try-juniper:
## Pipelined_Processor
module Pipelined_Processor(
input CLK,
input reset,
output [7:0] imem_addr,
input [15:0] imem_data,
output [7:0] dmem_addr,
output [7:0] dmem_wdata,
output dmem_we,
input [7:0] dmem_rdata,
output [7:0] result 
   );
Settings: LEC_CHECK=0, ABC_AREA=1, CAP_MARGIN=20, CORE_MARGIN=2, CORE_UTILIZATION=58, CTS_CLUSTER_DIAMETER=25, CTS_CLUSTER_SIZE=73, PLACE_DENSITY_LB_ADDON=0.01, SETUP_SLACK_MARGIN=2.14, SLEW_MARGIN=20; clock period 7.43 ns.
run.sh (not shown) runs the stock make flow with config.mk's settings and CLKGATE_MAP_FILE=.
STATUS run=try-juniper STAGES=ALL_DONE FINAL_CHECKS=FAILED CAUSE=setup timing
What try-yarrow does differently from try-juniper at the input level:
Settings: a deleted CTS_CLUSTER_SIZE that had been 73; a change of CORE_UTILIZATION from 58 to 20; a deleted ABC_AREA that had been 1; a deleted SETUP_SLACK_MARGIN that had been 2.14; a deleted PLACE_DENSITY_LB_ADDON that had been 0.01; a deleted CTS_CLUSTER_DIAMETER that had been 25; a change of the clock period (ns, I/O delays scaled along) from 7.43 to 13.2.
### Flow results
try-yarrow | stages: all done | timing, DRC, antenna: all pass. In the flow results for try-juniper and try-yarrow, the pre-placement core utilization is larger on try-juniper. Hold slack of try-yarrow is on par with try-juniper. Between try-juniper and try-yarrow, the difference in combined flip-flop and latch cell area is negligible. try-juniper leaves less setup margin than try-yarrow. The source of the critical timing path comes out l1.ImmExt_out[6] in one run and l2.destreg_out[1] in the other, namely in try-yarrow and try-juniper respectively.
Inputs modified between try-yarrow and try-amber:
Settings: CORE_UTILIZATION changed from 20 to 71; SETUP_SLACK_MARGIN newly set to -0.82; CTS_CLUSTER_SIZE newly set to 37; the clock period (ns, I/O delays scaled along) changed from 13.2 to 12.4.
try-amber -> stages 100% | layout checks FAIL | setup timing. Per the comparison of try-amber with try-yarrow, total power shows an increase of 490 uW, detailed placement HPWL dropped 12%, number of diodes now sits higher, worst hold margin went up by 7.9 ps. When try-amber is set beside try-yarrow, its fraction of met3 tracks used by global routing turns out to be 9.5 points larger. Multi-input combinational area share ends up higher on try-amber. Between try-yarrow and try-amber, the flow reports average wire length per cell after detail routing increasing by more than a quarter. Delta(actual slew at the worst max-slew pin, try-amber - try-yarrow) > 0. Global-route usage on try-amber is up relative to try-yarrow.
The following lists how try-nickel was set up differently from try-amber:
Settings: an added PLACE_DENSITY of 0.38; a change of CORE_UTILIZATION from 71 to 62; an added ABC_AREA of 1; a deleted SETUP_SLACK_MARGIN that had been -0.82; a change of CTS_CLUSTER_SIZE from 37 to 95; a change of the clock period (ns, I/O delays scaled along) from 12.4 to 7.41.
## What came out
Nothing crashed in try-nickel and all stages finished; the problem is that the final layout failed, the offending checks being setup timing.
Summed instance area of the synthesized netlist sits lower in try-nickel than in try-amber.
Looking at time the final worst path needs with I/O delays and setup, try-nickel sits 1610 ps below try-amber.
Uppermost layer routed = met4: try-nickel; uppermost layer routed = met5: try-amber
Of the two candidates, try-amber has the better wire length and try-nickel the worse one.
try-nickel: cell area higher than try-amber
Looking only at peak supply drop, and setting everything else aside, the higher value of try-nickel and try-amber goes to try-nickel.

* * *

## south
Pipelined_Processor again, from the RTL that the note above started with.
Design Pipelined_Processor, start of the top module:
module Pipelined_Processor(
input CLK,
input reset,
output [7:0] imem_addr,
input [15:0] imem_data,
output [7:0] dmem_addr,
output [7:0] dmem_wdata,
output dmem_we,
input [7:0] dmem_rdata,
output [7:0] result 
   );
clock: 14.1 ns
lec_check: 0
cap_margin: 20
cell_pad_in_sites_global_placement: 0
core_margin: 5
core_utilization: 58
cts_cluster_diameter: 299
cts_cluster_size: 92
gpl_routability_driven: 1
gpl_timing_driven: 1
hold_slack_margin: -0.02
max_routing_layer: met5
place_density: 0.41
slew_margin: 20
tns_end_percent: 10
diff inputs: south => west
Settings: changing CORE_MARGIN from 5 to 2; changing CTS_CLUSTER_SIZE from 92 to 31; changing CORE_UTILIZATION from 58 to 72; removing CTS_CLUSTER_DIAMETER (formerly 299); setting SETUP_SLACK_MARGIN to 1.64 for the first time; changing PLACE_DENSITY from 0.41 to 0.91; changing TNS_END_PERCENT from 10 to 75; changing the clock period (ns, I/O delays scaled along) from 14.1 to 11.5.
[summary]
- Looking at the logs for west and south, the single run that did not finish was west.
- Re area after synthesis: no difference whatsoever between west and south.
- Reported for west and south, net count of the mapped netlist turned out identical to the last digit.
- Delta (west minus south): pre-CTS worst setup slack -0.93 ns; total placed instance area +7.3%; floorplan row count -6.
- west against south; height of the die is down by more than 10%.
- As of west, weighted congestion reported at the end of routability-driven placement had risen by more than 10% compared to south.
Power and IR drop assume default switching activity.
